## flow/run.sh

```bash
#!/bin/bash
# the make line also repeats each setting of config.mk as NAME=value (left out here)
make -C /OpenROAD-flow-scripts/flow DESIGN_CONFIG=/design/flow/config.mk WORK_HOME=/design/flow/orfs CLKGATE_MAP_FILE= finish
```

## flow/config.mk

```make
export PLATFORM = sky130hd
export DESIGN_NAME = spi_host
export DESIGN_NICKNAME = spi_host
export VERILOG_FILES = /design/flow/design.v
export SDC_FILE = /design/flow/constraint.sdc
export NUM_CORES = 4
export LEC_CHECK = 0
export ABC_AREA = 1
export CAP_MARGIN = 20
export CORE_ASPECT_RATIO = 0.86
export CORE_MARGIN = 2
export CORE_UTILIZATION = 40
export CTS_CLUSTER_DIAMETER = 113
export MAX_ROUTING_LAYER = met4
export PLACE_DENSITY_LB_ADDON = 0.03
export SLEW_MARGIN = 20
```

## flow/constraint.sdc

```tcl
create_clock -name core_clock -period 10.0 [get_ports {s_axi_aclk}]
set_input_delay 2.0000 -clock core_clock [delete_from_list [all_inputs] [get_ports {s_axi_aclk}]]
set_output_delay 2.0000 -clock core_clock [all_outputs]
set_load 0.01 [all_outputs]
```

## flow/design.v

```verilog
module spi_front (
    input clk,
    input spi_clk_in,
    input rst_n,
    output spi_clk_o,
    output spi_clk_t,
    output spi_mosi_o,
    output spi_mosi_t,
    input spi_miso_i,
    input [31:0] data_mosi,
    output [31:0] data_miso,
    input spi_begin,
    input spi_wide,
    output spi_busy
);
localparam SPI_STATE_IDLE = 0;
localparam SPI_STATE_ACTIVE = 1;
reg spi_state;
reg [4:0] spi_bit_ptr;
reg spi_clk_gate;
reg spi_busy_r;
reg [31:0]spi_tx_data;
reg [31:0]spi_rx_data;
reg [31:0]spi_rx_data_r;
assign spi_busy = spi_busy_r;
reg spi_clk_q;
wire spi_clk_fall = spi_clk_q & ~spi_clk_in;
wire spi_clk_rise = ~spi_clk_q & spi_clk_in;
always @(posedge clk or negedge rst_n) begin
    if(~rst_n) begin
        spi_clk_q <= 1'b0;
    end else begin
        spi_clk_q <= spi_clk_in;
    end
end
assign spi_clk_o = spi_clk_in & spi_clk_gate;
always @(posedge clk or negedge rst_n) begin
    if(~rst_n) begin
        spi_state <= SPI_STATE_IDLE;
        spi_bit_ptr <= 3'b0;
        spi_clk_gate <= 1'b0;
        spi_busy_r <= 1'b0;
        spi_tx_data <= 8'b0;
        spi_rx_data_r <= 32'b0;
    end else if(spi_clk_fall) begin
        case (spi_state)
            SPI_STATE_IDLE:begin
                if(spi_begin)begin
                    spi_state <= SPI_STATE_ACTIVE;
                    spi_bit_ptr <= {{2{spi_wide}},3'h7};
                    spi_clk_gate <= 1'b1;
                    spi_busy_r <= 1'b1;
                    spi_tx_data <= data_mosi;
                end
            end
            SPI_STATE_ACTIVE:begin
                if(~|spi_bit_ptr)begin
                    spi_state <= SPI_STATE_IDLE;
                    spi_bit_ptr <= 3'h0;
                    spi_clk_gate <= 1'b0;
                    spi_busy_r <= 1'b0;
                    spi_rx_data_r <= spi_rx_data;
                end else begin
                    spi_bit_ptr <= spi_bit_ptr - 3'b1;
                end
            end
            default: begin
                spi_state <= SPI_STATE_IDLE;
                spi_bit_ptr <= 3'b0;
                spi_clk_gate <= 1'b0;
                spi_busy_r <= 1'b0; 
            end
        endcase
    end
end
reg spi_mosi_r;
assign spi_mosi_o = spi_mosi_r;
always @(*) begin
    case (spi_bit_ptr)
        5'd1: spi_mosi_r = spi_tx_data[1];
        5'd2: spi_mosi_r = spi_tx_data[2];
        5'd3: spi_mosi_r = spi_tx_data[3];
        5'd4: spi_mosi_r = spi_tx_data[4];
        5'd5: spi_mosi_r = spi_tx_data[5];
        5'd6: spi_mosi_r = spi_tx_data[6];
        5'd7: spi_mosi_r = spi_tx_data[7];
        5'd8: spi_mosi_r = spi_tx_data[8];
        5'd9: spi_mosi_r = spi_tx_data[9];
        5'd10: spi_mosi_r = spi_tx_data[10];
        5'd11: spi_mosi_r = spi_tx_data[11];
        5'd12: spi_mosi_r = spi_tx_data[12];
        5'd13: spi_mosi_r = spi_tx_data[13];
        5'd14: spi_mosi_r = spi_tx_data[14];
        5'd15: spi_mosi_r = spi_tx_data[15];
        5'd16: spi_mosi_r = spi_tx_data[16];
        5'd17: spi_mosi_r = spi_tx_data[17];
        5'd18: spi_mosi_r = spi_tx_data[18];
        5'd19: spi_mosi_r = spi_tx_data[19];
        5'd20: spi_mosi_r = spi_tx_data[20];
        5'd21: spi_mosi_r = spi_tx_data[21];
        5'd22: spi_mosi_r = spi_tx_data[22];
        5'd23: spi_mosi_r = spi_tx_data[23];
        5'd24: spi_mosi_r = spi_tx_data[24];
        5'd25: spi_mosi_r = spi_tx_data[25];
        5'd26: spi_mosi_r = spi_tx_data[26];
        5'd27: spi_mosi_r = spi_tx_data[27];
        5'd28: spi_mosi_r = spi_tx_data[28];
        5'd29: spi_mosi_r = spi_tx_data[29];
        5'd30: spi_mosi_r = spi_tx_data[30];
        5'd31: spi_mosi_r = spi_tx_data[31];
        default: spi_mosi_r = spi_tx_data[0];
    endcase
end
assign data_miso = spi_rx_data_r;
always @(posedge clk or negedge rst_n) begin
    if(~rst_n) begin
        spi_rx_data <= 8'b0;
    end else if(spi_clk_rise && spi_busy_r) begin
        spi_rx_data <= {spi_rx_data[30:0],spi_miso_i};
    end else begin
        spi_rx_data <= spi_rx_data;
    end
end
endmodule
module spi_host #
	(
		parameter C_S_AXIS_TDATA_WIDTH = 32,
		parameter integer C_S_AXI_DATA_WIDTH	= 32,
		parameter integer C_S_AXI_ADDR_WIDTH	= 8,
		parameter integer SPI_CS_WIDTH	= 16
	) (
	input spi_clk_i,
	output spi_clk_o,
	output spi_clk_t,
	input spi_mosi_i,
	output spi_mosi_o,
	output spi_mosi_t,
	input spi_miso_i,
	output spi_miso_o,
	output spi_miso_t,
	input [SPI_CS_WIDTH - 1:0]spi_cs_i,
	output [SPI_CS_WIDTH - 1:0]spi_cs_o,
	output [SPI_CS_WIDTH - 1:0]spi_cs_t,
	input  s_axi_aclk,
	input  s_axi_aresetn,
	input [C_S_AXI_ADDR_WIDTH-1 : 0] s_axi_awaddr,
	input  s_axi_awvalid,
	output  s_axi_awready,
	input [C_S_AXI_DATA_WIDTH-1 : 0] s_axi_wdata,
	input  s_axi_wvalid,
	output  s_axi_wready,
	output [1 : 0] s_axi_bresp,
	output  s_axi_bvalid,
	input  s_axi_bready,
	input [C_S_AXI_ADDR_WIDTH-1 : 0] s_axi_araddr,
	input  s_axi_arvalid,
	output  s_axi_arready,
	output [C_S_AXI_DATA_WIDTH-1 : 0] s_axi_rdata,
	output [1 : 0] s_axi_rresp,
	output  s_axi_rvalid,
	input  s_axi_rready,
	output  s_axis_tready,
	input [C_S_AXIS_TDATA_WIDTH-1 : 0] s_axis_tdata,
	input  s_axis_tlast,
	input  s_axis_tvalid,
	input  m_axis_tready,
	output [C_S_AXIS_TDATA_WIDTH-1 : 0] m_axis_tdata,
	output  m_axis_tlast,
	output  m_axis_tvalid
);
localparam integer OP_STATUS_ADDR = 0;
localparam integer DATA_ACCESS_ADDR = 4;
localparam integer SPI_CS_W1C_ADDR = 8;
localparam integer SPI_CHIP_SEL_ADDR = 12;
localparam integer SPI_CS_W1S_ADDR = 16;
localparam integer SPI_CTL_ADDR = 20;
localparam integer SPI_CLK_SPCL_ADDR = 24;
localparam integer SPI_BURST_CNT_ADDR = 28;
wire rst_n;
assign rst_n = s_axi_aresetn;
reg [C_S_AXI_ADDR_WIDTH-1:0]awaddr_r;
wire aw_success;
assign aw_success = s_axi_awvalid & s_axi_awready;
reg [C_S_AXI_ADDR_WIDTH-1:0]araddr_r;
wire ar_success;
assign ar_success = s_axi_arvalid & s_axi_arready;
wire spi_state_is_idle;
assign spi_state_is_idle = (spi_control_state == AXI_SPI_STATE_IDLE);
always @(posedge s_axi_aclk or negedge rst_n ) begin
	if(~rst_n)begin
		awaddr_r <= 0;
	end else if(spi_state_is_idle && aw_success) begin
		awaddr_r <= s_axi_awaddr;
	end else begin
		awaddr_r <= awaddr_r;
	end
end
always @(posedge s_axi_aclk or negedge rst_n ) begin
	if(~rst_n)begin
		araddr_r <= 0;
	end else if(ar_success) begin
		araddr_r <= s_axi_araddr;
	end else begin
		araddr_r <= araddr_r;
	end
end
wire [C_S_AXI_ADDR_WIDTH-1:0]awaddr_active;
assign awaddr_active = aw_success ? s_axi_awaddr : awaddr_r;
wire [C_S_AXI_ADDR_WIDTH-1:0]araddr_active;
assign araddr_active = ar_success ? s_axi_araddr : araddr_r;
reg [1:0] axi_mm_if_state ;
reg ar_ready;
wire r_valid;
assign r_valid = ~ar_ready;
assign s_axi_arready = ar_ready;
assign s_axi_rvalid = r_valid & spi_state_is_idle;
always @(posedge s_axi_aclk or negedge rst_n) begin
	if(~rst_n)begin
		ar_ready <= 1'b1;
	end else if(s_axi_arready && s_axi_arvalid) begin
		ar_ready <= 1'b0;
	end else if(s_axi_rready && s_axi_rvalid) begin
		ar_ready <= 1'b1;
	end
end
assign s_axi_rresp = 2'b0;
assign s_axi_awready = spi_state_is_idle;
assign s_axi_wready = spi_state_is_idle;
assign w_ready = spi_state_is_idle;
assign s_axi_bresp = 2'b0;
reg b_valid;
assign s_axi_bvalid = b_valid;
assign s_axi_bvalid = b_valid;
always @(posedge s_axi_aclk or negedge rst_n) begin
	if(~rst_n)begin
		b_valid <= 1'b0;
	end else if(s_axi_wready && s_axi_wvalid && ~b_valid) begin
		b_valid <= 1'b1;
	end else if(s_axi_bready && b_valid) begin
		b_valid <= 1'b0;
	end
end
wire w_success;
assign w_success = s_axi_wvalid & s_axi_wready;
wire r_success;
assign r_success = s_axi_rvalid & s_axi_rready;
localparam AXI_SPI_STATE_IDLE = 5;
localparam AXI_SPI_STATE_MM_ARMED = 0;
localparam AXI_SPI_STATE_MM_ACTIVE = 1;
localparam AXI_SPI_STATE_S_ARMED = 2;
localparam AXI_SPI_STATE_S_ACTIVE = 3;
reg [2:0]spi_control_state ;
	wire spi_mode_stream;
reg [31:0]spi_tx_data;
reg [31:0]spi_strm_b_len;
	wire spi_strm_b_len_nz;
	assign spi_strm_b_len_nz = |spi_strm_b_len;
reg spi_front_begin;
	wire spi_front_wide;
	assign spi_front_wide = spi_control_state[1];
	wire spi_front_busy;
reg s_axis_tready_r;
reg s_axis_tlast_r;
reg m_axis_tvalid_r;
reg m_axis_tlast_r;
assign s_axis_tready = s_axis_tready_r;
assign m_axis_tvalid = m_axis_tvalid_r;
assign m_axis_tlast = m_axis_tlast_r;
always @(posedge s_axi_aclk or negedge rst_n) begin
	if(~rst_n)begin
		s_axis_tlast_r <= 1'b0;
	end else if (s_axis_tvalid && s_axis_tready) begin
		s_axis_tlast_r <= s_axis_tlast;
	end
end
always @(posedge s_axi_aclk or negedge rst_n) begin
	if(~rst_n)begin
		spi_control_state <= AXI_SPI_STATE_IDLE;
		spi_tx_data <= 32'h0;
		spi_strm_b_len <= 32'h0;
		spi_front_begin <= 1'b0;
		s_axis_tready_r <= 1'b0;
		m_axis_tvalid_r <= 1'b0;
		m_axis_tlast_r <= 1'b0;
	end else begin
		case (spi_control_state)
			AXI_SPI_STATE_IDLE : begin
				if (w_success && awaddr_active == DATA_ACCESS_ADDR) begin
					spi_control_state <= AXI_SPI_STATE_MM_ARMED;
					spi_tx_data <= s_axi_wdata;
					spi_front_begin <= 1'b1;
				end else if (w_success && awaddr_active == SPI_BURST_CNT_ADDR) begin
					spi_control_state <= AXI_SPI_STATE_S_ARMED;
					spi_strm_b_len <= s_axi_wdata;
					spi_front_begin <= spi_strm_s2mm;
					s_axis_tready_r <= 1'b1;
					m_axis_tvalid_r <= 1'b0;
					m_axis_tlast_r <= 1'b0;
				end else begin
					if(s_axis_tvalid & s_axis_tready) begin
						s_axis_tready_r <= 1'b0;
					end
					if(m_axis_tvalid & m_axis_tready)begin
						m_axis_tvalid_r <= 1'b0; 
						m_axis_tlast_r <= 1'b0;
					end
				end
			end
			AXI_SPI_STATE_MM_ARMED : begin
				if (spi_front_busy) begin
					spi_control_state <= AXI_SPI_STATE_MM_ACTIVE;
					spi_front_begin <= 1'b0;
				end
			end
			AXI_SPI_STATE_MM_ACTIVE : begin
				if (~spi_front_busy) begin
					spi_control_state <= AXI_SPI_STATE_IDLE;
				end
			end
			AXI_SPI_STATE_S_ARMED : begin
				if (spi_front_busy) begin
					spi_control_state <= AXI_SPI_STATE_S_ACTIVE;
					spi_strm_b_len <= spi_strm_b_len - 32'b1;
					spi_front_begin <= 1'b0;
				end else if(s_axis_tvalid & s_axis_tready) begin
					spi_front_begin <= 1'b1;
					spi_tx_data <= stream_word_odrered;
					s_axis_tready_r <= 1'b0;
					m_axis_tvalid_r <= 1'b0;
				end else if(m_axis_tvalid & m_axis_tready)begin
					spi_front_begin <= 1'b1;
					s_axis_tready_r <= 1'b0;
					m_axis_tvalid_r <= 1'b0;
				end
			end
			AXI_SPI_STATE_S_ACTIVE : begin
				if (~spi_front_busy && spi_strm_b_len_nz) begin
					if(s_axis_tlast_r && ~spi_strm_s2mm) begin
						spi_control_state <= AXI_SPI_STATE_IDLE;
						spi_strm_b_len <= 32'h0;
						s_axis_tready_r <= 1'b1;
						m_axis_tvalid_r <= spi_strm_s2mm;
						m_axis_tlast_r <= spi_strm_s2mm;
					end else begin
						spi_control_state <= AXI_SPI_STATE_S_ARMED;
						s_axis_tready_r <= 1'b1;
						m_axis_tvalid_r <= spi_strm_s2mm;
					end
				end else if (~spi_front_busy && ~spi_strm_b_len_nz) begin
					spi_control_state <= AXI_SPI_STATE_IDLE;
					spi_strm_b_len <= 32'h0;
					s_axis_tready_r <= 1'b1;
					m_axis_tvalid_r <= spi_strm_s2mm;
					m_axis_tlast_r <= spi_strm_s2mm;
				end
			end 
			default: begin
				spi_control_state <= AXI_SPI_STATE_IDLE;
				spi_tx_data <= 32'h0;
				spi_strm_b_len <= 32'h0;
				spi_front_begin <= 1'b0;
				s_axis_tready_r <= 1'b0;
				m_axis_tvalid_r <= 1'b0;
				m_axis_tlast_r <= 1'b0;
			end
		endcase
	end
end
reg [15:0]spi_ctl_reg;
	always @(posedge s_axi_aclk or negedge rst_n) begin
		if(~rst_n)begin
			spi_ctl_reg <= 0;
		end else if(w_success && awaddr_active == SPI_CTL_ADDR && spi_state_is_idle)begin
			spi_ctl_reg <= s_axi_wdata[15:0];
		end else begin
			spi_ctl_reg <= spi_ctl_reg;
		end
	end
wire spi_strm_s2mm;
assign spi_strm_s2mm = spi_ctl_reg[15];
wire [4:0]stream_byte_order;
assign stream_byte_order = spi_ctl_reg[4:0];
localparam STREAM_BYTE_ORDER_0123 = 5'd0;
localparam STREAM_BYTE_ORDER_0132 = 5'd1;
localparam STREAM_BYTE_ORDER_0213 = 5'd2;
localparam STREAM_BYTE_ORDER_0231 = 5'd3;
localparam STREAM_BYTE_ORDER_0312 = 5'd4;
localparam STREAM_BYTE_ORDER_0321 = 5'd5;
localparam STREAM_BYTE_ORDER_1023 = 5'd6;
localparam STREAM_BYTE_ORDER_1032 = 5'd7;
localparam STREAM_BYTE_ORDER_1203 = 5'd8;
localparam STREAM_BYTE_ORDER_1230 = 5'd9;
localparam STREAM_BYTE_ORDER_1302 = 5'd10;
localparam STREAM_BYTE_ORDER_1320 = 5'd11;
localparam STREAM_BYTE_ORDER_2013 = 5'd12;
localparam STREAM_BYTE_ORDER_2031 = 5'd13;
localparam STREAM_BYTE_ORDER_2103 = 5'd14;
localparam STREAM_BYTE_ORDER_2130 = 5'd15;
localparam STREAM_BYTE_ORDER_2301 = 5'd16;
localparam STREAM_BYTE_ORDER_2310 = 5'd17;
localparam STREAM_BYTE_ORDER_3012 = 5'd18;
localparam STREAM_BYTE_ORDER_3021 = 5'd19;
localparam STREAM_BYTE_ORDER_3102 = 5'd20;
localparam STREAM_BYTE_ORDER_3120 = 5'd21;
localparam STREAM_BYTE_ORDER_3201 = 5'd22;
localparam STREAM_BYTE_ORDER_3210 = 5'd23;
reg [31:0] stream_word_odrered;
always @ (*)begin
	case (stream_byte_order)
		STREAM_BYTE_ORDER_0123 : stream_word_odrered = {s_axis_tdata[7:0], s_axis_tdata[15:8], s_axis_tdata[23:16], s_axis_tdata[31:24]};
		STREAM_BYTE_ORDER_0132 : stream_word_odrered = {s_axis_tdata[7:0], s_axis_tdata[15:8], s_axis_tdata[31:24], s_axis_tdata[23:16]};
		STREAM_BYTE_ORDER_0213 : stream_word_odrered = {s_axis_tdata[7:0], s_axis_tdata[23:16], s_axis_tdata[15:8], s_axis_tdata[31:24]};
		STREAM_BYTE_ORDER_0231 : stream_word_odrered = {s_axis_tdata[7:0], s_axis_tdata[23:16], s_axis_tdata[31:24], s_axis_tdata[15:8]};
		STREAM_BYTE_ORDER_0312 : stream_word_odrered = {s_axis_tdata[7:0], s_axis_tdata[31:24], s_axis_tdata[15:8], s_axis_tdata[23:16]};
		STREAM_BYTE_ORDER_0321 : stream_word_odrered = {s_axis_tdata[7:0], s_axis_tdata[31:24], s_axis_tdata[23:16], s_axis_tdata[15:8]};
		STREAM_BYTE_ORDER_1023 : stream_word_odrered = {s_axis_tdata[15:8], s_axis_tdata[7:0], s_axis_tdata[23:16], s_axis_tdata[31:24]};
		STREAM_BYTE_ORDER_1032 : stream_word_odrered = {s_axis_tdata[15:8], s_axis_tdata[7:0], s_axis_tdata[31:24], s_axis_tdata[23:16]};
		STREAM_BYTE_ORDER_1203 : stream_word_odrered = {s_axis_tdata[15:8], s_axis_tdata[23:16], s_axis_tdata[7:0], s_axis_tdata[31:24]};
		STREAM_BYTE_ORDER_1230 : stream_word_odrered = {s_axis_tdata[15:8], s_axis_tdata[23:16], s_axis_tdata[31:24], s_axis_tdata[7:0]};
		STREAM_BYTE_ORDER_1302 : stream_word_odrered = {s_axis_tdata[15:8], s_axis_tdata[31:24], s_axis_tdata[7:0], s_axis_tdata[23:16]};
		STREAM_BYTE_ORDER_1320 : stream_word_odrered = {s_axis_tdata[15:8], s_axis_tdata[31:24], s_axis_tdata[23:16], s_axis_tdata[7:0]};
		STREAM_BYTE_ORDER_2013 : stream_word_odrered = {s_axis_tdata[23:16], s_axis_tdata[7:0], s_axis_tdata[15:8], s_axis_tdata[31:24]};
		STREAM_BYTE_ORDER_2031 : stream_word_odrered = {s_axis_tdata[23:16], s_axis_tdata[7:0], s_axis_tdata[31:24], s_axis_tdata[15:8]};
		STREAM_BYTE_ORDER_2103 : stream_word_odrered = {s_axis_tdata[23:16], s_axis_tdata[15:8], s_axis_tdata[7:0], s_axis_tdata[31:24]};
		STREAM_BYTE_ORDER_2130 : stream_word_odrered = {s_axis_tdata[23:16], s_axis_tdata[15:8], s_axis_tdata[31:24], s_axis_tdata[7:0]};
		STREAM_BYTE_ORDER_2301 : stream_word_odrered = {s_axis_tdata[23:16], s_axis_tdata[31:24], s_axis_tdata[7:0], s_axis_tdata[15:8]};
		STREAM_BYTE_ORDER_2310 : stream_word_odrered = {s_axis_tdata[23:16], s_axis_tdata[31:24], s_axis_tdata[15:8], s_axis_tdata[7:0]};
		STREAM_BYTE_ORDER_3012 : stream_word_odrered = {s_axis_tdata[31:24], s_axis_tdata[7:0], s_axis_tdata[15:8], s_axis_tdata[23:16]};
		STREAM_BYTE_ORDER_3021 : stream_word_odrered = {s_axis_tdata[31:24], s_axis_tdata[7:0], s_axis_tdata[23:16], s_axis_tdata[15:8]};
		STREAM_BYTE_ORDER_3102 : stream_word_odrered = {s_axis_tdata[31:24], s_axis_tdata[15:8], s_axis_tdata[7:0], s_axis_tdata[23:16]};
		STREAM_BYTE_ORDER_3120 : stream_word_odrered = {s_axis_tdata[31:24], s_axis_tdata[15:8], s_axis_tdata[23:16], s_axis_tdata[7:0]};
		STREAM_BYTE_ORDER_3201 : stream_word_odrered = {s_axis_tdata[31:24], s_axis_tdata[23:16], s_axis_tdata[7:0], s_axis_tdata[15:8]};
		STREAM_BYTE_ORDER_3210 : stream_word_odrered = {s_axis_tdata[31:24], s_axis_tdata[23:16], s_axis_tdata[15:8], s_axis_tdata[7:0]};
		default: stream_word_odrered = {s_axis_tdata[7:0], s_axis_tdata[15:8], s_axis_tdata[23:16], s_axis_tdata[31:24]};
	endcase
end
	reg [15:0]spi_clk_pscl;
	reg [3:0]spi_clk_pscl_sel;
	reg spi_clk_gen;
	always @(posedge s_axi_aclk or negedge rst_n) begin
		if(~rst_n)begin
			spi_clk_pscl_sel <= 1;
		end else if(w_success && awaddr_active == SPI_CLK_SPCL_ADDR && spi_state_is_idle)begin
			spi_clk_pscl_sel <= s_axi_wdata[3:0];
		end else begin
			spi_clk_pscl_sel <= spi_clk_pscl_sel;
		end
	end
	always @(*)begin
		case(spi_clk_pscl_sel)
		4'h0: spi_clk_gen = 1'b0;
		4'h1: spi_clk_gen = spi_clk_pscl[0];
		4'h2: spi_clk_gen = spi_clk_pscl[1];
		4'h3: spi_clk_gen = spi_clk_pscl[2];
		4'h4: spi_clk_gen = spi_clk_pscl[3];
		4'h5: spi_clk_gen = spi_clk_pscl[4];
		4'h6: spi_clk_gen = spi_clk_pscl[5];
		4'h7: spi_clk_gen = spi_clk_pscl[6];
		4'h8: spi_clk_gen = spi_clk_pscl[7];
		4'h9: spi_clk_gen = spi_clk_pscl[8];
		4'hA: spi_clk_gen = spi_clk_pscl[9];
		4'hB: spi_clk_gen = spi_clk_pscl[10];
		4'hC: spi_clk_gen = spi_clk_pscl[11];
		4'hD: spi_clk_gen = spi_clk_pscl[12];
		4'hE: spi_clk_gen = spi_clk_pscl[13];
		4'hF: spi_clk_gen = spi_clk_pscl[14];
		default: spi_clk_gen = spi_clk_pscl[15];
		endcase
	end
	always @(posedge s_axi_aclk or negedge rst_n) begin
		if(~rst_n)begin
			spi_clk_pscl <= 16'b0;
		end else begin
			spi_clk_pscl <= spi_clk_pscl + 1;
		end
	end
	reg [SPI_CS_WIDTH-1:0]chip_sel_r;
	always @(posedge s_axi_aclk or negedge rst_n) begin
		if(~rst_n)begin
			chip_sel_r <= 16'hFFFF;
		end else if(w_success && awaddr_active == SPI_CHIP_SEL_ADDR && spi_state_is_idle)begin
			chip_sel_r <= s_axi_wdata[SPI_CS_WIDTH-1:0];
		end else if(w_success && awaddr_active == SPI_CS_W1C_ADDR && spi_state_is_idle)begin
			chip_sel_r <= chip_sel_r & ~s_axi_wdata[SPI_CS_WIDTH-1:0];
		end else if(w_success && awaddr_active == SPI_CS_W1S_ADDR && spi_state_is_idle)begin
			chip_sel_r <= chip_sel_r | s_axi_wdata[SPI_CS_WIDTH-1:0];
		end else begin
			chip_sel_r <= chip_sel_r;
		end
	end
	assign spi_cs_o = chip_sel_r;
wire [31:0]spi_front_tx_data;
assign spi_front_tx_data = spi_tx_data | {32{spi_strm_s2mm}};
wire [31:0]spi_front_rx_data;
assign m_axis_tdata = {spi_front_rx_data[7:0],spi_front_rx_data[15:8],spi_front_rx_data[23:16],spi_front_rx_data[31:24]};
spi_front front(
    .clk(s_axi_aclk),
    .spi_clk_in(spi_clk_gen),
    .rst_n(rst_n),
    .spi_clk_o(spi_clk_o),
    .spi_mosi_o(spi_mosi_o),
    .spi_miso_i(spi_miso_i),
    .data_mosi(spi_front_tx_data),
    .data_miso(spi_front_rx_data),
    .spi_begin(spi_front_begin),
    .spi_wide(spi_front_wide),
    .spi_busy(spi_front_busy)
);
assign spi_clk_t = 1'b0; 
assign spi_mosi_t = 1'b0; 
assign spi_miso_t = 1'b1; 
assign spi_miso_o = 1'b1; 
assign spi_cs_t = 16'b0; 
reg [C_S_AXI_DATA_WIDTH-1:0]s_axi_rdata_r;
assign s_axi_rdata = s_axi_rdata_r;
	always @(*) begin
		case (araddr_active)
			DATA_ACCESS_ADDR : s_axi_rdata_r = spi_front_rx_data ; 	 
			SPI_CHIP_SEL_ADDR : s_axi_rdata_r = {16'h0,chip_sel_r} ;		 
			OP_STATUS_ADDR : s_axi_rdata_r = {31'h000,spi_front_busy} ;	 
			SPI_CLK_SPCL_ADDR : s_axi_rdata_r = {20'h000,spi_clk_pscl_sel};  
			SPI_CTL_ADDR : s_axi_rdata_r = {16'h000,spi_ctl_reg};  
			default: s_axi_rdata_r = 32'h67676767;
		endcase
	end
endmodule
```

==> results.ini, run 1 <==
[floorplanning]
die-area_um2 = 38300
pin_count = 223
die_w_um = 211
fp_util_pct = 40.3
dieHeight_um = 182
core_um2 = 36400
num_rows = 65

[pwr]
seq-power_w = 0.000992
power_combinational_w = 0.0000925
power_leader = the clock network
switching_share_pct = 23.1
leakage_nw = 8.75
p_per_area_nw_per_um2 = 120
p_seq_share_pct = 46.7
powerClk_w = 0.00104
p_sw_w = 0.000490
vdd_drop_max_v = 0.000121
power_frac_comb_pct = 4.4
p_total_w = 0.00213
p_clk_share_pct = 49.0
p_int_w = 0.00164

[flow_run]
warnings = 51
timing.max_cap.violations = 0

[sta]
rsz0062_at_grt = false
layout_worst_path_cycle_share_pct = 76.7
maxSlewHeadroom_pct = 32.0
final_hold_viol_count = 0
maxSlewViolCount = 0
setup_tns_ps = 0
fin_crit_ps = 7670
fmax_mhz = 130
tightestPinTransition_ps = 1020
finalClockSkew_ps = 24.1
setup_violations = 0

[critical_path]
worst_setup_path_start_kind = input pin
r2r_slack_ps = 6570
rr_worst_depth = 13
endpoint_kind = output pin
r2r-end = spi_strm_b_len[2]
critical_path_class = input pin to output pin
path_cells = clkdlybuf4s50_1 > nand2_1 > nand2_1 > nand2_1 > nor2_1 > nand2_1 > nor2_1 > nand2_1 > nand4_1 > nand4_1 > clkdlybuf4s50_1
cp.depth = 11
crit_path_start = s_axi_arvalid
path_common_cell = nand2_1
r2r_start = spi_control_state[1]
critPathMaxFanout = 20
arrival_ps = 5670
slowest_stage = nand4_1
cp.required_ps = 8000
cp_slowest_stage_delay_ps = 690
cp_num_buf_inv = 2
cp_top_family = simple AND/OR/NAND/NOR gates
crit_end = s_axi_rdata[2]

[clock_tree]
post-cts-setup-buffer-count = 0
clock_latency_ps = 570
holdBufCountCts = 0
cts_buffer_depth = 3
cts_tree = done
cts_buffers = 28
root_buffer = clkbuf_16
clk_pin_slew_ps = 60
cts-resized-gates = 0
cts_max_level = 1
cts_sinks = 245

[logic_synthesis]
synth_seq_share_pct = 41.9
topCombFamilyByArea = simple AND/OR/NAND/NOR gates
syn_avg_cell_area_um2 = 6.90
largest_area_cell = dfrtp_1
yosysCellCount = 2129
xor_share_pct = 1.31
ys_ff = 245
yosys.area_share.aoi_pct = 7.91
yosysMostFrequentCell = nand2_1
synth-main-ff-cell = dfrtp_1
ys_async_sr_fraction_pct = 100
synthTopCellsByCount = nand2_1, nand3_1, dfrtp_1, nor2_1, inv_1
synthCells = 2129
synth-edff-count = 0
synth.cell_area_um2 = 14700
mux_area_share_pct = 0.690
simple_gate_area_share_pct = 39.8
ys_area_um2 = 14700
ys_warn_count = 3
ys_types = 55
synth_top_area_share_pct = 38.4
area_leaders = dfrtp_1, nand2_1, nand3_1
fa_ha_area_share_pct = 0.682

[outcome]
run_status = timing/DRC/antenna clean

[layout]
num-nets-final = 2384
area_growth_syn_to_layout_pct = 20.3
fillers = 3753

[placed_design]
io_buffers = 180
gp_congestion = 0.888
dp_hpwl_um = 36500

[global_route]
grt_max_degree = 153
grt_pass1_vias = 14074
antenna_found_initial = 2
track_usage_pct = 27.3
grt_overflow = 0
grt_pass1_wl_um = 80000

[route]
routed_wl_um = 50400
drc = 0
ant_nets = 0
dr.pass1.iters = 5
drt_iter0_drc = 1362
via_per_inst = 5.29
wl_per_cell_um = 18.3
via_count = 14602

[hold_path]
min_path_cells = 2
hp-class = flip-flop to flip-flop
whs_endpoint = front.spi_rx_data[31]
hp-start = front.spi_rx_data[31]

layout make-up:
type / instances / area [µm²] / share of cell area, %
inverter: 147 / 552 / 3.13
timing repair buffer: 191 / 1900 / 10.8
antenna: 2 / 5.00 / 0.0283
sequential: 245 / 6160 / 34.9
multi-input combinational: 1654 / 7510 / 42.6
clock buffer: 43 / 837 / 4.74
clock inverter: 9 / 104 / 0.588
tap: 469 / 587 / 3.32
stage by stage:
step,instance area (µm²),util (%),cells,hold slack [ps],worst slack (ps)
CTS,17600,48.4,2757,474,2300
detailed placement,16700,45.8,2705,457,2290
global route,17700,48.5,2760,505,1990
global placement,16700,45.8,2705,460,2360
floorplan,14800,-,2151,439,4710
finish,17700,48.5,2760,471,2330
routing by layer:
metal / GRT usage, % / vias up / part of all wire [%]
met5: - / - / 0
met4: 6.00 / 0 / 2.1
met3: 4.64 / 53 / 6.2
met2: 40.7 / 432 / 44
met1: 39.0 / 6972 / 48
li1: - / 7145 / -
==> run 2, diff against run 1 <==
- ABC_AREA: 1 -> default
- CORE_ASPECT_RATIO: 0.86 -> default
- CORE_UTILIZATION: 40 -> 70
- CTS_CLUSTER_DIAMETER: 113 -> 40
- CTS_CLUSTER_SIZE: default -> 38
- MAX_ROUTING_LAYER: met4 -> default
- PLACE_DENSITY: default -> 0.6
- PLACE_DENSITY_LB_ADDON: 0.03 -> default
- clock period: 10.0 -> 9.51 ns (I/O delays scaled with it)
==> run 2 against run 1 <==
Net effect: global-route usage rose by 13 points; setup slack got worse by 330 ps; worst hold slack improved by 12 ps; clock skew fell by 4.7 ps; synthesized cell count fell by 31%; final area fell by 6.0%; area after synthesis fell by 7.0%; largest cell class unchanged.
==> results.ini, run 2 <==
[sta]
fmax_mhz = 133
whs_ps = 483  ; +12.5 ps
fin_crit_ps = 7510
tightestPinTransition_ps = 1090  ; +74.3 ps
layout_worst_path_cycle_share_pct = 79.0  ; +2.2 points
maxSlewViolCount = 0  ; unchanged
setup_violations = 0  ; unchanged
rsz0062_at_grt = false
final_hold_viol_count = 0  ; unchanged
setup_tns_ps = 0  ; unchanged
finalClockSkew_ps = 19.4  ; -4.68 ps
maxSlewHeadroom_pct = 27.1  ; -4.9 points

[route]
routed_wl_um = 42500  ; -16%
via_per_inst = 6.83  ; +29%
dr.pass1.iters = 12  ; +7
wl_met2_um = 19900  ; -10%
ant_nets = 0  ; unchanged
via_count = 12784  ; -12%
drc = 0  ; unchanged
drt_iter0_drc = 1653  ; +21%
met1_length_um = 15700  ; -35%
wl_per_cell_um = 22.7  ; +24%
dr_wl_met3_um = 4810  ; +54%
top_layer_used = met4
route.antenna.diode_count = 0  ; -2

[clock_tree]
cts_buffers = 36  ; +29%
holdBufCountCts = 0  ; unchanged
clock_latency_ps = 520  ; -50 ps
clk_pin_slew_ps = 60  ; about the same
cts-resized-gates = 0  ; unchanged
cts_buffer_depth = 3  ; unchanged
cts_sinks = 245  ; unchanged
cts_max_level = 2  ; +1
root_buffer = clkbuf_16
post-cts-setup-buffer-count = 0  ; unchanged
cts_tree = done

[critical_path]
worst_setup_path_start_kind = input pin
rr_worst_depth = 7  ; -6
r2r_start = spi_control_state[2]
crit_path_start = s_axi_arvalid
endpoint_kind = output pin
crit_end = s_axi_rdata[5]
cp_slowest_stage_delay_ps = 730  ; +40 ps
arrival_ps = 5610  ; -60 ps
slowest_stage = a211oi_4
cp.required_ps = 7610  ; -390 ps
r2r-end = spi_strm_b_len[1]
path_cells = clkdlybuf4s50_1 > nand2_1 > mux2i_1 > buf_4 > inv_1 > nor2_1 > nor3_1 > a211oi_4 > o21ai_0 > clkdlybuf4s50_1
cp_num_buf_inv = 4  ; +2
critical_path_class = input pin to output pin
cp_top_family = buffers and inverters
path_common_cell = clkdlybuf4s50_1
cp.depth = 10  ; -1
r2r_slack_ps = 5690  ; -880 ps
critPathMaxFanout = 24  ; +20%

[global_route]
grt_overflow = 0  ; unchanged
track_usage_pct = 40.8  ; +13 points
grt_pass1_vias = 12120  ; -14%
antenna_found_initial = 0  ; -2
grt_pass1_wl_um = 65800  ; -18%
grt_max_degree = 97  ; -37%

[logic_synthesis]
mux_area_share_pct = 9.96  ; +9.3 points
fa_ha_area_share_pct = 0.733  ; +0.051 points
ys_async_sr_fraction_pct = 100  ; unchanged
synth-main-ff-cell = dfrtp_1
syn_avg_cell_area_um2 = 9.36  ; +36%
synth.cell_area_um2 = 13700  ; -7.0%
topCombFamilyByArea = AND-OR/OR-AND gates
synthCells = 1459  ; -31%
yosys.area_share.aoi_pct = 22.4  ; +14 points
largest_area_cell = dfrtp_1
synth_seq_share_pct = 45.1  ; +3.1 points
synth_top_area_share_pct = 41.2  ; +2.9 points
ys_types = 74  ; +35%
synthTopCellsByCount = dfrtp_1, nor2_1, nand2_1, a21oi_1, mux2_2
yosysMostFrequentCell = dfrtp_1
ys_ff = 245  ; unchanged
simple_gate_area_share_pct = 15.2  ; -25 points
yosysCellCount = 1459  ; -31%
area_leaders = dfrtp_1, mux2_2, a21oi_1
xor_share_pct = 1.09  ; -0.22 points
ys_area_um2 = 13700  ; -7.0%
ys_warn_count = 3  ; unchanged
synth-edff-count = 0  ; unchanged

[floorplanning]
pin_count = 223  ; unchanged
die-area_um2 = 20600  ; -46%
dieHeight_um = 144  ; -21%
fp_util_pct = 70.6  ; +30 points
num_rows = 51  ; -22%
die_w_um = 144  ; -32%
core_um2 = 19300  ; -47%

[placed_design]
numPlacedInstances = 1809  ; -33%
place_area_um2 = 15300  ; -8.3%
io_buffers = 180  ; unchanged
dp_hpwl_um = 26500  ; -27%
gp_congestion = 1.01  ; +13%

[outcome]
run_status = timing/DRC/antenna clean

[pwr]
p_sw_w = 0.00171  ; +250%
p_int_w = 0.00277  ; +69%
power_leader = registers
vdd_drop_max_v = 0.000224  ; +84%
seq-power_w = 0.00155  ; +56%
leakage_nw = 7.00  ; -20%
p_clk_share_pct = 30.8  ; -18 points
p_per_area_nw_per_um2 = 269  ; +120%
power_frac_comb_pct = 34.6  ; +30 points
p_seq_share_pct = 34.6  ; -12 points
power_combinational_w = 0.00155  ; +1600%
switching_share_pct = 38.1  ; +15 points
powerClk_w = 0.00138  ; +33%

[hold_path]
hp-class = flip-flop to flip-flop
min_path_cells = 1  ; -1
hp-start = spi_clk_pscl[14]
whs_endpoint = spi_clk_pscl[14]

[layout]
final_cells = 1873  ; -32%
postLayoutCellArea_um2 = 16600  ; -6.0%
post-route-util_pct = 85.9  ; +37 points
num-nets-final = 1699  ; -29%
area_growth_syn_to_layout_pct = 21.5

[flow_run]
timing.max_cap.violations = 0  ; unchanged
warnings = 51  ; unchanged

run 2: layer usage:
metal	up-vias	GRT usage, %
li1	5530	-
met1	6121	54.1
met2	948	64.9
met3	185	8.60
met4	0	18.6
met5	-	0
run 2: per-stage QoR:
| stage | power (W) | setup slack [ps] |
|---|---|---|
| 2_1_floorplan | 0.00259 | 3820 |
| 3_3_place_gp | 0.00294 | 2160 |
| 3_5_place_dp | 0.00300 | 2040 |
| 4_1_cts | 0.00441 | 1830 |
| 5_1_grt | 0.00468 | 1850 |
| 6_report | 0.00447 | 2000 |
run 2: layout make-up:
type / instances / area, µm²
Multi-Input combinational cell: 1086 / 6880
Sequential cell: 245 / 6160
Fill cell: 1046 / 2740
Timing Repair Buffer: 191 / 1890
Clock buffer: 41 / 961
Tap cell: 265 / 332
Clock inverter: 23 / 298
Inverter: 22 / 82.6
==> run 3, diff against run 2 <==
- ABC_AREA: default -> 1
- CAP_MARGIN: 20 -> 10
- CELL_PAD_IN_SITES_GLOBAL_PLACEMENT: default -> 2
- CORE_MARGIN: 2 -> 3
- CORE_UTILIZATION: 70 -> 42
- CTS_CLUSTER_DIAMETER: 40 -> default
- CTS_CLUSTER_SIZE: 38 -> 27
- GPL_ROUTABILITY_DRIVEN: default -> 1
- GPL_TIMING_DRIVEN: default -> 0
- HOLD_SLACK_MARGIN: default -> 0.14
- MAX_ROUTING_LAYER: default -> met4
- MIN_ROUTING_LAYER: default -> met2
- PLACE_DENSITY: 0.6 -> default
- PLACE_DENSITY_LB_ADDON: default -> 0.09
- SETUP_SLACK_MARGIN: default -> 1.19
- SLEW_MARGIN: 20 -> 25
- TNS_END_PERCENT: default -> 40
- clock period: 9.51 -> 11.4 ns (I/O delays scaled with it)
==> run 3 against run 2 <==
Net effect: area after synthesis rose by 7.5%; first-iteration DRC count rose to 2.6 times the previous value; count of clock-buffer cells in the layout fell by 6; clock skew rose by 7.4 ps; sequential power fell by 44%; global-route usage rose by 5.1 points; power fell by 58%; non-clock buffer count rose by 97; utilization fell by 32 points; largest power group is now the clock network.
==> results.ini, run 3 <==
[logic_synthesis]
syn_avg_cell_area_um2 = 6.90  ; -26%
ys_types = 55  ; -26%
xor_share_pct = 1.31  ; +0.22 points
ys_ff = 245  ; unchanged
yosysCellCount = 2129  ; +46%
synth.cell_area_um2 = 14700  ; +7.5%
largest_area_cell = dfrtp_1
mux_area_share_pct = 0.690  ; -9.3 points
fa_ha_area_share_pct = 0.682  ; -0.051 points
ys_area_um2 = 14700  ; +7.5%
area_leaders = dfrtp_1, nand2_1, nand3_1
yosys.area_share.aoi_pct = 7.91  ; -14 points
ys_warn_count = 3  ; unchanged
topCombFamilyByArea = simple AND/OR/NAND/NOR gates
yosysMostFrequentCell = nand2_1
synth-main-ff-cell = dfrtp_1
synth_seq_share_pct = 41.9  ; -3.1 points
synth-edff-count = 0  ; unchanged
synth_top_area_share_pct = 38.4  ; -2.9 points
synthTopCellsByCount = nand2_1, nand3_1, dfrtp_1, nor2_1, inv_1
synthCells = 2129  ; +46%
simple_gate_area_share_pct = 39.8  ; +25 points
ys_async_sr_fraction_pct = 100  ; unchanged

[placed_design]
post-place-ws_ps = 4000  ; +1970 ps
io_buffers = 180  ; unchanged
gp_congestion = 1.07  ; +6.7%
place_area_um2 = 17200  ; +13%
dp_hpwl_um = 39400  ; +49%

[pwr]
leakage_nw = 9.05  ; +29%
switching_share_pct = 24.2  ; -14 points
powerClk_w = 0.000930  ; -33%
p_int_w = 0.00144  ; -48%
p_seq_share_pct = 45.9  ; +11 points
power_leader = the clock network
seq-power_w = 0.000870  ; -44%
power_frac_comb_pct = 5.1  ; -30 points
vdd_drop_max_v = 0.000121  ; -46%
p_per_area_nw_per_um2 = 104  ; -61%
p_clk_share_pct = 49.0  ; +18 points
power_combinational_w = 0.0000959  ; -94%
p_total_w = 0.00190  ; -58%
p_sw_w = 0.000460  ; -73%

[critical_path]
path_cells = clkdlybuf4s50_1 > nand2_1 > buf_2 > nand2_1 > nand2_1 > nor2_1 > nand2_1 > nor2_1 > nand4_1 > nand4_1 > buf_4 > nand4_1 > clkdlybuf4s50_1
slowest_stage = clkdlybuf4s50_1
crit_end = s_axi_rdata[8]
critical_path_class = input pin to output pin
cp.required_ps = 9120  ; +1510 ps
cp_top_family = buffers and inverters
r2r_start = spi_ctl_reg[0]
cp.depth = 13  ; +3
endpoint_kind = output pin
path_common_cell = nand2_1
arrival_ps = 5250  ; -360 ps
r2r-end = spi_tx_data[25]
crit_path_start = s_axi_arvalid
cp_num_buf_inv = 4  ; unchanged
rr_worst_depth = 10  ; +3
critPathMaxFanout = 10  ; -58%
worst_setup_path_start_kind = input pin
cp_slowest_stage_delay_ps = 550  ; -180 ps
r2r_slack_ps = 8490  ; +2800 ps

[global_route]
antenna_found_initial = 0  ; unchanged
grt_pass1_vias = 22518  ; +86%
grt_pass1_wl_um = 85300  ; +30%
grt_max_degree = 93  ; -4.1%
track_usage_pct = 45.9  ; +5.1 points
grt_overflow = 0  ; unchanged

[clock_tree]
cts_sinks = 245  ; unchanged
cts_buffers = 28  ; -22%
holdBufCountCts = 0  ; unchanged
root_buffer = clkbuf_16
post-cts-setup-buffer-count = 0  ; unchanged
cts_buffer_depth = 3  ; unchanged
clock_latency_ps = 580  ; +60 ps
cts-resized-gates = 0  ; unchanged
cts_tree = done
clk_pin_slew_ps = 60  ; about the same
cts_max_level = 1  ; -1

[floorplanning]
core_um2 = 34000  ; +76%
die_w_um = 193  ; +34%
die-area_um2 = 37200  ; +80%
dieHeight_um = 193  ; +34%
fp_util_pct = 43.2  ; -27 points
num_rows = 67  ; +31%
pin_count = 223  ; unchanged

[sta]
maxSlewHeadroom_pct = 36.3  ; +9.2 points
setup_violations = 0  ; unchanged
fin_crit_ps = 7530
finalClockSkew_ps = 26.9  ; +7.44 ps
rsz0062_at_grt = false
layout_worst_path_cycle_share_pct = 66.0  ; -13 points
tightestPinTransition_ps = 951  ; -141 ps
fmax_mhz = 133
layout_setup_ws_ps = 3870  ; +1870 ps
whs_ps = 474  ; -8.73 ps
final_hold_viol_count = 0  ; unchanged
maxSlewViolCount = 0  ; unchanged

[hold_path]
hp-class = flip-flop to flip-flop
hp-start = araddr_r[0]
whs_endpoint = araddr_r[0]
min_path_cells = 2  ; +1

[layout]
postLayoutCellArea_um2 = 18200  ; +9.4%
fillers = 3388  ; +220%
post-route-util_pct = 53.5  ; -32 points
num-nets-final = 2481  ; +46%
area_growth_syn_to_layout_pct = 23.7

[route]
route.antenna.diode_count = 0  ; unchanged
routed_wl_um = 54800  ; +29%
drc = 0  ; unchanged
ant_nets = 0  ; unchanged
via_per_inst = 7.54  ; +11%
via_count = 21361  ; +67%
wl_per_cell_um = 19.3  ; -15%
drt_iter0_drc = 4309  ; +160%
dr.pass1.iters = 19  ; +7

[flow_run]
warnings = 50  ; -2.0%
timing.max_cap.violations = 0  ; unchanged

[outcome]
run_status = timing/DRC/antenna clean

==> run 3: per-stage QoR <==
stage / TNS [ps] / instances
floorplan: 0 / 2151
CTS: 0 / 2832
finish: 0 / 2832
global route: 0 / 2832
global placement: -610540 / 2779
detailed placement: 0 / 2782
==> run 3: layer usage <==
layer	global-route usage, %	wire, µm
met1	-	0
met5	-	0
met3	60.9	23300
met4	10.8	6210
met2	51.7	25300
==> run 3: cell type report <==
| type | instances | area (µm²) | share of cell area, % |
|---|---|---|---|
| tap | 448 | 561 | 3.09 |
| clock buffer | 35 | 767 | 4.22 |
| multi-input combinational | 1654 | 7490 | 41.3 |
| inverter | 147 | 552 | 3.04 |
| sequential | 245 | 6160 | 33.9 |
| clock inverter | 15 | 166 | 0.917 |
| buffer | 105 | 573 | 3.16 |
| timing repair buffer | 183 | 1890 | 10.4 |
==> run 4, diff against run 3 <==
- ABC_AREA: 1 -> default
- CAP_MARGIN: 10 -> 20
- CELL_PAD_IN_SITES_GLOBAL_PLACEMENT: 2 -> default
- CORE_MARGIN: 3 -> 2
- CORE_UTILIZATION: 42 -> 40
- CTS_CLUSTER_SIZE: 27 -> default
- GPL_ROUTABILITY_DRIVEN: 1 -> default
- GPL_TIMING_DRIVEN: 0 -> default
- HOLD_SLACK_MARGIN: 0.14 -> default
- MAX_ROUTING_LAYER: met4 -> default
- MIN_ROUTING_LAYER: met2 -> default
- PLACE_DENSITY: default -> 0.6
- PLACE_DENSITY_LB_ADDON: 0.09 -> default
- SETUP_SLACK_MARGIN: 1.19 -> 2.16
- SLEW_MARGIN: 25 -> 20
- TNS_END_PERCENT: 40 -> default
- clock period: 11.4 -> 7.69 ns (I/O delays scaled with it)
==> run 4 against run 3 <==
Net effect: via count is 44% lower; sequential share of layout area is 2.6 points higher; die area decreased by 4.3%; area after synthesis decreased by 7.0%; first-iteration DRC count down 71%; setup slack worse by 1700 ps; non-clock buffer count down 80; critical path type unchanged; final area fell by 7.2%.
==> results.ini, run 4 <==
[placed_design]
gp_congestion = 0.896  ; -16%
dp_hpwl_um = 28600  ; -27%
io_buffers = 180  ; unchanged

[logic_synthesis]
simple_gate_area_share_pct = 15.2  ; -25 points
synthTopCellsByCount = dfrtp_1, nor2_1, nand2_1, a21oi_1, mux2_2
ys_types = 74  ; +35%
synth-edff-count = 0  ; unchanged
fa_ha_area_share_pct = 0.733  ; +0.051 points
ys_async_sr_fraction_pct = 100  ; unchanged
ys_warn_count = 3  ; unchanged
yosysCellCount = 1459  ; -31%
area_leaders = dfrtp_1, mux2_2, a21oi_1
mux_area_share_pct = 9.96  ; +9.3 points
yosysMostFrequentCell = dfrtp_1
synthCells = 1459  ; -31%
syn_avg_cell_area_um2 = 9.36  ; +36%
ys_area_um2 = 13700  ; -7.0%
ys_ff = 245  ; unchanged
synth.cell_area_um2 = 13700  ; -7.0%
yosys.area_share.aoi_pct = 22.4  ; +14 points
synth-main-ff-cell = dfrtp_1
synth_top_area_share_pct = 41.2  ; +2.9 points
largest_area_cell = dfrtp_1
topCombFamilyByArea = AND-OR/OR-AND gates
xor_share_pct = 1.09  ; -0.22 points
synth_seq_share_pct = 45.1  ; +3.1 points

[route]
drc = 0  ; unchanged
ant_nets = 0  ; unchanged
drt_iter0_drc = 1253  ; -71%
route.antenna.diode_count = 0  ; unchanged
via_per_inst = 5.80  ; -23%
dr.pass1.iters = 8  ; -11
routed_wl_um = 41900  ; -23%
via_count = 11972  ; -44%
wl_per_cell_um = 20.3  ; +5.1%

[critical_path]
endpoint_kind = output pin
r2r_start = spi_ctl_reg[3]
crit_end = s_axi_rdata[26]
r2r_slack_ps = 4110  ; -4380 ps
cp_top_family = buffers and inverters
critical_path_class = input pin to output pin
cp_slowest_stage_delay_ps = 550  ; about the same
cp.depth = 11  ; -2
arrival_ps = 3930  ; -1320 ps
cp.required_ps = 6150  ; -2970 ps
rr_worst_depth = 6  ; -4
slowest_stage = or4_4
r2r-end = spi_tx_data[5]
cp_num_buf_inv = 5  ; +1
worst_setup_path_start_kind = input pin
critPathMaxFanout = 10  ; unchanged
crit_path_start = s_axi_araddr[1]
path_cells = clkdlybuf4s50_1 > or4_4 > nor3_4 > o21ai_1 > buf_4 > nor2_1 > buf_6 > buf_12 > nand2_1 > nand2_1 > clkdlybuf4s50_1

[clock_tree]
cts_buffer_depth = 3  ; unchanged
holdBufCountCts = 0  ; unchanged
cts_sinks = 245  ; unchanged
clock_latency_ps = 550  ; -30 ps
cts_max_level = 1  ; unchanged
root_buffer = clkbuf_16
cts_tree = done
clk_pin_slew_ps = 60  ; about the same
cts_buffers = 29  ; +3.6%

[global_route]
grt_overflow = 0  ; unchanged
grt_pass1_wl_um = 65800  ; -23%
grt_pass1_vias = 11389  ; -49%
track_usage_pct = 23.0  ; -23 points
grt_max_degree = 153  ; +65%
antenna_found_initial = 0  ; unchanged

[sta]
tightestPinTransition_ps = 1120  ; +169 ps
setup_violations = 0  ; unchanged
setup_tns_ps = 0  ; unchanged
maxSlewHeadroom_pct = 25.2  ; -11 points
rsz0062_at_grt = true
fin_crit_ps = 5470
fmax_mhz = 183
final_hold_viol_count = 0  ; unchanged
maxSlewViolCount = 0  ; unchanged
layout_worst_path_cycle_share_pct = 71.1  ; +5.1 points
finalClockSkew_ps = 13.5  ; -13.4 ps

[pwr]
vdd_drop_max_v = 0.000210  ; +73%
p_seq_share_pct = 35.1  ; -11 points
p_per_area_nw_per_um2 = 316  ; +200%
power_leader = combinational logic
power_combinational_w = 0.00198  ; +2000%
p_int_w = 0.00330  ; +130%
seq-power_w = 0.00187  ; +110%
p_sw_w = 0.00203  ; +340%
p_total_w = 0.00533  ; +180%
powerClk_w = 0.00148  ; +59%
p_clk_share_pct = 27.8  ; -21 points
leakage_nw = 7.00  ; -23%
power_frac_comb_pct = 37.1  ; +32 points
switching_share_pct = 38.1  ; +14 points

[flow_run]
warnings = 53  ; +6.0%
timing.max_cap.violations = 0  ; unchanged

[floorplanning]
fp_util_pct = 40.6  ; -2.6 points
num_rows = 67  ; unchanged
pin_count = 223  ; unchanged
core_um2 = 33600  ; -0.99%
die-area_um2 = 35600  ; -4.3%
dieHeight_um = 189  ; -2.2%
die_w_um = 189  ; -2.2%

[layout]
num-nets-final = 1710  ; -31%
area_growth_syn_to_layout_pct = 23.4

[hold_path]
min_path_cells = 1  ; -1
whs_endpoint = spi_clk_pscl[14]
hp-class = flip-flop to flip-flop
hp-start = spi_clk_pscl[14]

[outcome]
run_status = timing/DRC/antenna clean

-- run 4: final cells by class --
| class | instances | area (µm²) |
|---|---|---|
| fill | 3147 | 16800 |
| multi-input combinational | 1086 | 6930 |
| sequential | 245 | 6160 |
| timing repair buffer | 208 | 2060 |
| clock buffer | 31 | 753 |
| tap | 448 | 561 |
| clock inverter | 23 | 294 |
| inverter | 22 | 88.8 |
| timing repair inverter | 1 | 7.51 |
-- run 4: what timing repair did --
action	CTS	global route
buffers inserted	9	1
endpoints found under the hold margin	0	0
pin swaps	2	1
cloned	2	0
setup endpoints to repair	32	17
gates resized	36	15
-- run 4: per-stage QoR --
stage	hold WS (ps)	area (µm²)	std cells	utilization, %	worst slack [ps]
after floorplan	440	13700	1481	-	2730
final	477	16900	2064	50.1	2220
after global routing	489	16900	2064	50.1	2080
after detailed placement	463	15600	1998	46.4	1390
after global placement	459	15600	1997	46.4	1440
after CTS	473	16800	2063	49.9	2150
-- run 4: metal layers --
layer,wire length (µm),vias up,global-route usage (%)
li1,-,5570,-
met1,19700,5927,33.7
met2,18700,429,35.0
met3,2840,46,4.53
met4,725,0,5.23
met5,0,-,0
==> run 5, diff against run 4 <==
- ABC_AREA: default -> 1
- CAP_MARGIN: 20 -> 10
- CELL_PAD_IN_SITES_DETAIL_PLACEMENT: default -> 2
- CELL_PAD_IN_SITES_GLOBAL_PLACEMENT: default -> 0
- CORE_ASPECT_RATIO: default -> 1.15
- CORE_MARGIN: 2 -> 3
- CORE_UTILIZATION: 40 -> 42
- CTS_CLUSTER_DIAMETER: default -> 23
- CTS_CLUSTER_SIZE: default -> 27
- GPL_ROUTABILITY_DRIVEN: default -> 1
- GPL_TIMING_DRIVEN: default -> 0
- HOLD_SLACK_MARGIN: default -> 0.14
- MAX_ROUTING_LAYER: default -> met4
- MIN_ROUTING_LAYER: default -> met2
- PLACE_DENSITY: 0.6 -> default
- PLACE_DENSITY_LB_ADDON: default -> 0.09
- SETUP_SLACK_MARGIN: 2.16 -> 1.19
- SLEW_MARGIN: 20 -> 25
- TNS_END_PERCENT: default -> 40
- clock period: 7.69 -> 11.4 ns (I/O delays scaled with it)
==> run 5 against run 4 <==
Net effect: the run now fails in 3_5_place_dp; die area increased by 4.5%; area after synthesis up 7.5%; synthesized cell count increased by 46%.
==> results.ini, run 5 <==
[outcome]
run_status = aborted with a tool error
failing_step = 3_5_place_dp
firstError = [ERROR DPL-0033] detailed placement checks failed during check placement.

[logic_synthesis]
synth_top_area_share_pct = 38.4  ; -2.9 points
yosysMostFrequentCell = nand2_1
ys_warn_count = 3  ; unchanged
synth.cell_area_um2 = 14700  ; +7.5%
synth-main-ff-cell = dfrtp_1
synthTopCellsByCount = nand2_1, nand3_1, dfrtp_1, nor2_1, inv_1
xor_share_pct = 1.31  ; +0.22 points
ys_types = 55  ; -26%
area_leaders = dfrtp_1, nand2_1, nand3_1
largest_area_cell = dfrtp_1
synthCells = 2129  ; +46%
ys_area_um2 = 14700  ; +7.5%
yosysCellCount = 2129  ; +46%
synth_seq_share_pct = 41.9  ; -3.1 points
syn_avg_cell_area_um2 = 6.90  ; -26%
ys_ff = 245  ; unchanged
simple_gate_area_share_pct = 39.8  ; +25 points
topCombFamilyByArea = simple AND/OR/NAND/NOR gates
synth-edff-count = 0  ; unchanged
fa_ha_area_share_pct = 0.682  ; -0.051 points
ys_async_sr_fraction_pct = 100  ; unchanged
mux_area_share_pct = 0.690  ; -9.3 points
yosys.area_share.aoi_pct = 7.91  ; -14 points

[placed_design]
gp_congestion = 1.03  ; +15%
io_buffers = 180  ; unchanged

[floorplanning]
die-area_um2 = 37200  ; +4.5%
core_um2 = 34100  ; +1.3%
fp_util_pct = 43.1  ; +2.5 points
dieHeight_um = 206  ; +9.4%
pin_count = 223  ; unchanged
num_rows = 72  ; +7.5%
die_w_um = 180  ; -4.5%

[run 5: through the flow]
step                    std cells  hold WS, ps  setup WS (ps)
after global placement       2775          454          -2710
after floorplan              2151          439           5550
==> run 6, diff against run 5 <==
- ABC_AREA: 1 -> default
- CAP_MARGIN: 10 -> 40
- CELL_PAD_IN_SITES_DETAIL_PLACEMENT: 2 -> default
- CELL_PAD_IN_SITES_GLOBAL_PLACEMENT: 0 -> default
- CORE_ASPECT_RATIO: 1.15 -> default
- CORE_MARGIN: 3 -> 2
- CORE_UTILIZATION: 42 -> 72
- CTS_CLUSTER_DIAMETER: 23 -> 94
- CTS_CLUSTER_SIZE: 27 -> 13
- GPL_ROUTABILITY_DRIVEN: 1 -> 0
- GPL_TIMING_DRIVEN: 0 -> default
- HOLD_SLACK_MARGIN: 0.14 -> default
- MIN_ROUTING_LAYER: met2 -> default
- PLACE_DENSITY_LB_ADDON: 0.09 -> 0.26
- SETUP_SLACK_MARGIN: 1.19 -> 0.47
- SLEW_MARGIN: 25 -> 20
- TNS_END_PERCENT: 40 -> default
- clock period: 11.4 -> 4.27 ns (I/O delays scaled with it)
==> run 6 against run 5 <==
Net effect: the run now finishes clean; area after synthesis shrank 7.0%; synthesized cell count shrank 31%; die area shrank 46%.
==> results.ini, run 6 <==
[outcome]
run_status = timing/DRC/antenna clean

[route]
via_per_inst = 7.40
routed_wl_um = 48300
drc = 0
drt_iter0_drc = 2648
ant_nets = 0
wl_per_cell_um = 25.9
route.antenna.diode_count = 0
dr.pass1.iters = 11
via_count = 13780

[sta]
fmax_mhz = 260
rsz0062_at_grt = true
final_hold_viol_count = 0
finalClockSkew_ps = 16.7
maxSlewViolCount = 0
layout_worst_path_cycle_share_pct = 90.2
whs_ps = 197
tightestPinTransition_ps = 888
fin_crit_ps = 3850
setup_violations = 0
maxSlewHeadroom_pct = 40.5

[critical_path]
path_common_cell = dlygate4sd2_1
cp.required_ps = 3420
cp_num_buf_inv = 5
endpoint_kind = output pin
cp_top_family = buffers and inverters
crit_path_start = s_axi_arvalid
arrival_ps = 3000
rr_worst_depth = 7
r2r_slack_ps = 1030
r2r_start = spi_clk_pscl_sel[0]
critical_path_class = input pin to output pin
worst_setup_path_start_kind = input pin
path_cells = dlygate4sd2_1 > nand2_4 > mux2i_1 > inv_2 > nor2_2 > nor3_2 > a211oi_2 > buf_4 > buf_6 > nand2_1 > dlygate4sd2_1
cp_slowest_stage_delay_ps = 310
crit_end = s_axi_rdata[30]
r2r-end = front.spi_tx_data[8]
cp.depth = 11
critPathMaxFanout = 9
slowest_stage = mux2i_1

[placed_design]
dp_hpwl_um = 28700
io_buffers = 180  ; unchanged
numPlacedInstances = 1804

[logic_synthesis]
synth_seq_share_pct = 45.1  ; +3.1 points
mux_area_share_pct = 9.96  ; +9.3 points
yosys.area_share.aoi_pct = 22.4  ; +14 points
simple_gate_area_share_pct = 15.2  ; -25 points
syn_avg_cell_area_um2 = 9.36  ; +36%
largest_area_cell = dfrtp_1
yosysMostFrequentCell = dfrtp_1
area_leaders = dfrtp_1, mux2_2, a21oi_1
xor_share_pct = 1.09  ; -0.22 points
ys_area_um2 = 13700  ; -7.0%
ys_async_sr_fraction_pct = 100  ; unchanged
synth.cell_area_um2 = 13700  ; -7.0%
ys_warn_count = 3  ; unchanged
synth_top_area_share_pct = 41.2  ; +2.9 points
synth-edff-count = 0  ; unchanged
ys_types = 74  ; +35%
synthTopCellsByCount = dfrtp_1, nor2_1, nand2_1, a21oi_1, mux2_2
synth-main-ff-cell = dfrtp_1
topCombFamilyByArea = AND-OR/OR-AND gates
yosysCellCount = 1459  ; -31%
fa_ha_area_share_pct = 0.733  ; +0.051 points
ys_ff = 245  ; unchanged
synthCells = 1459  ; -31%

[clock_tree]
cts_tree = done
cts_buffer_depth = 3
root_buffer = clkbuf_16
cts_max_level = 1
cts_sinks = 245
cts_buffers = 22
clk_pin_slew_ps = 70
clock_latency_ps = 520

[global_route]
track_usage_pct = 47.5
grt_overflow = 0
grt_pass1_vias = 13038
grt_max_degree = 134
grt_pass1_wl_um = 72500
antenna_found_initial = 0

[pwr]
power_combinational_w = 0.00387
switching_share_pct = 41.1
seq-power_w = 0.00343
leakage_nw = 7.05
p_clk_share_pct = 20.7
powerClk_w = 0.00191
vdd_drop_max_v = 0.000406
p_sw_w = 0.00378
power_frac_comb_pct = 42.0
p_seq_share_pct = 37.3
p_per_area_nw_per_um2 = 562
p_total_w = 0.00920
power_leader = combinational logic
p_int_w = 0.00542

[layout]
seq_area_um2 = 6160
comb_area_um2 = 6930
final_cells = 1862
fillers = 865
num-nets-final = 1729
area_growth_syn_to_layout_pct = 19.9

[flow_run]
warnings = 54
timing.max_cap.violations = 0

[floorplanning]
core_um2 = 18600  ; -45%
die_w_um = 142  ; -21%
dieHeight_um = 142  ; -31%
fp_util_pct = 73.3  ; +30 points
num_rows = 50  ; -31%
die-area_um2 = 20100  ; -46%
pin_count = 223  ; unchanged

[hold_path]
hp-class = input pin to asynchronous set/reset pin

## run 6: final cells by class
cell class | count | area share, %
Tap cell | 234 | 1.79
Timing Repair Buffer | 235 | 13.9
Clock buffer | 40 | 3.97
Multi-Input combinational cell | 1086 | 42.3
Inverter | 22 | 0.520
Sequential cell | 245 | 37.6
## run 6: timing repair
item,4_1_cts,5_1_grt
pin swaps,8,5
hold endpoints to repair,0,0
gates cloned,2,0
setup endpoints to repair,33,25
hold buffers,0,0
resized,105,17
buffers inserted,10,2
## run 6: metrics by stage
stage / area [µm²] / utilization [%] / setup slack (ps) / setup TNS, ps
floorplan: 13700 / - / 675 / 0
global placement: 15500 / 83.2 / 46.8 / 0
detailed placement: 15500 / 83.2 / -35.3 / -55.4
CTS: 16300 / 87.4 / 469 / 0
global route: 16400 / 87.8 / 364 / 0
finish: 16400 / 87.8 / 417 / 0
## run 6: per-layer routing
layer | vias up | GRT usage (%) | wire [µm]
li1 | 5604 | - | -
met1 | 6387 | 58.4 | 16300
met2 | 1383 | 72.5 | 21500
met3 | 406 | 10.3 | 6320
met4 | 0 | 28.9 | 4190
met5 | - | - | 0
==> run 7, diff against run 6 <==
- CAP_MARGIN: 40 -> 35
- CELL_PAD_IN_SITES_DETAIL_PLACEMENT: default -> 2
- CORE_UTILIZATION: 72 -> 40
- CTS_CLUSTER_DIAMETER: 94 -> default
- CTS_CLUSTER_SIZE: 13 -> default
- GPL_ROUTABILITY_DRIVEN: 0 -> default
- HOLD_SLACK_MARGIN: default -> 0.11
- MAX_ROUTING_LAYER: met4 -> default
- PLACE_DENSITY: default -> 0.6
- PLACE_DENSITY_LB_ADDON: 0.26 -> default
- SETUP_SLACK_MARGIN: 0.47 -> 2.12
- SLEW_MARGIN: 20 -> 30
- TNS_END_PERCENT: default -> 85
- clock period: 4.27 -> 10.0 ns (I/O delays scaled with it)
==> run 7 against run 6 <==
Net effect: first-iteration DRC count down 34%; sequential cell count unchanged; critical path type unchanged; via count up 2.6%; area after synthesis unchanged; largest power group unchanged; setup slack better by 1800 ps; highest routed layer unchanged.
==> results.ini, run 7 <==
[logic_synthesis]
ys_area_um2 = 13700  ; unchanged
mux_area_share_pct = 9.96  ; unchanged
ys_async_sr_fraction_pct = 100  ; unchanged
area_leaders = dfrtp_1, mux2_2, a21oi_1
topCombFamilyByArea = AND-OR/OR-AND gates
ys_ff = 245  ; unchanged
simple_gate_area_share_pct = 15.2  ; unchanged
fa_ha_area_share_pct = 0.733  ; unchanged
synthCells = 1459  ; unchanged
largest_area_cell = dfrtp_1
synth-main-ff-cell = dfrtp_1
yosysMostFrequentCell = dfrtp_1

[sta]
fin_crit_ps = 7740
layout_worst_path_cycle_share_pct = 77.4  ; -13 points
maxSlewViolCount = 0  ; unchanged
final_hold_viol_count = 0  ; unchanged
fmax_mhz = 129
finalClockSkew_ps = 29.5  ; +12.8 ps
tightestPinTransition_ps = 983  ; +95.0 ps

[critical_path]
crit_end = s_axi_rdata[2]
cp_num_buf_inv = 4  ; -1
path_cells = clkdlybuf4s50_1 > nand2_1 > mux2i_1 > inv_1 > o21ai_0 > buf_4 > nor2_2 > a21oi_1 > nand3_1 > clkdlybuf4s50_1
cp_top_family = buffers and inverters
r2r-end = spi_strm_b_len[11]
endpoint_kind = output pin
worst_setup_path_start_kind = input pin
slowest_stage = nor2_2
cp.required_ps = 8000  ; +4580 ps
critical_path_class = input pin to output pin
crit_path_start = s_axi_arvalid
critPathMaxFanout = 18  ; +9

[floorplanning]
fp_util_pct = 40.6  ; -33 points
die-area_um2 = 35600  ; +77%
num_rows = 67  ; +34%

[global_route]
grt_pass1_wl_um = 105000  ; +45%
grt_max_degree = 99  ; -26%
track_usage_pct = 39.2  ; -8.3 points
grt_overflow = 0  ; unchanged
antenna_found_initial = 0  ; unchanged

[pwr]
power_combinational_w = 0.00181  ; -53%
p_sw_w = 0.00199  ; -47%
powerClk_w = 0.00111  ; -42%
p_per_area_nw_per_um2 = 267  ; -52%
p_clk_share_pct = 24.9  ; +4.2 points
switching_share_pct = 44.7  ; +3.6 points
seq-power_w = 0.00154  ; -55%
p_int_w = 0.00246  ; -55%
power_leader = combinational logic
vdd_drop_max_v = 0.000140  ; -66%

[route]
routed_wl_um = 71900  ; +49%
ant_nets = 0  ; unchanged
via_count = 14136  ; +2.6%
route.antenna.diode_count = 0  ; unchanged
dr.pass1.iters = 7  ; -4
via_per_inst = 6.87  ; -7.1%
wl_per_cell_um = 35.0  ; +35%

[outcome]
run_status = timing/DRC/antenna clean

[hold_path]
hp-class = flip-flop to flip-flop

[placed_design]
io_buffers = 180  ; unchanged
place_area_um2 = 15600  ; +0.52%
dp_hpwl_um = 39200  ; +37%

[clock_tree]
cts_tree = done
cts_max_level = 1  ; unchanged
clock_latency_ps = 570  ; +50 ps
cts_buffer_depth = 3  ; unchanged
cts_buffers = 28  ; +27%

[layout]
area_growth_syn_to_layout_pct = 22.1
postLayoutCellArea_um2 = 16700  ; +1.8%
num-nets-final = 1704  ; -1.4%

[flow_run]
warnings = 49  ; -9.3%

==> run 7: through the flow <==
stage | setup slack (ps) | std cells | hold WS (ps)
after global placement | 2260 | 1995 | 458
after floorplan | 4110 | 1481 | 440
final | 2260 | 2057 | 516
after CTS | 2260 | 2050 | 514
after global routing | 2140 | 2057 | 525
after detailed placement | 2060 | 1996 | 487
==> run 7: metal layers <==
layer  vias up  global-route usage [%]  share of wire, %
met5         -                       0                 0
met2      1050                    65.3                47
met4         0                    26.2               8.5
met1      7149                    46.2                36
met3       398                    7.38               8.6
li1       5539                       -                 -
==> run 7: cell type report <==
type                    instances  area [µm²]
clock buffers                  42         825
clock inverters                10         109
fillers                      3384       16900
inverters                      22        86.3
multi-input cells            1086        6910
flip-flops and latches        245        6160
well taps                     448         561
repair buffers                203        2020
repair inverters                1        5.00
==> run 7: repair_timing <==
item                                    in CTS  in global routing
endpoints found under the setup margin      17                 13
setup buffers                                2                  0
gates resized                                0                  3
pin swaps                                    1                  0
gates cloned                                 0                  1
Power figures rest on the tool's default switching activity, not on a simulated workload.
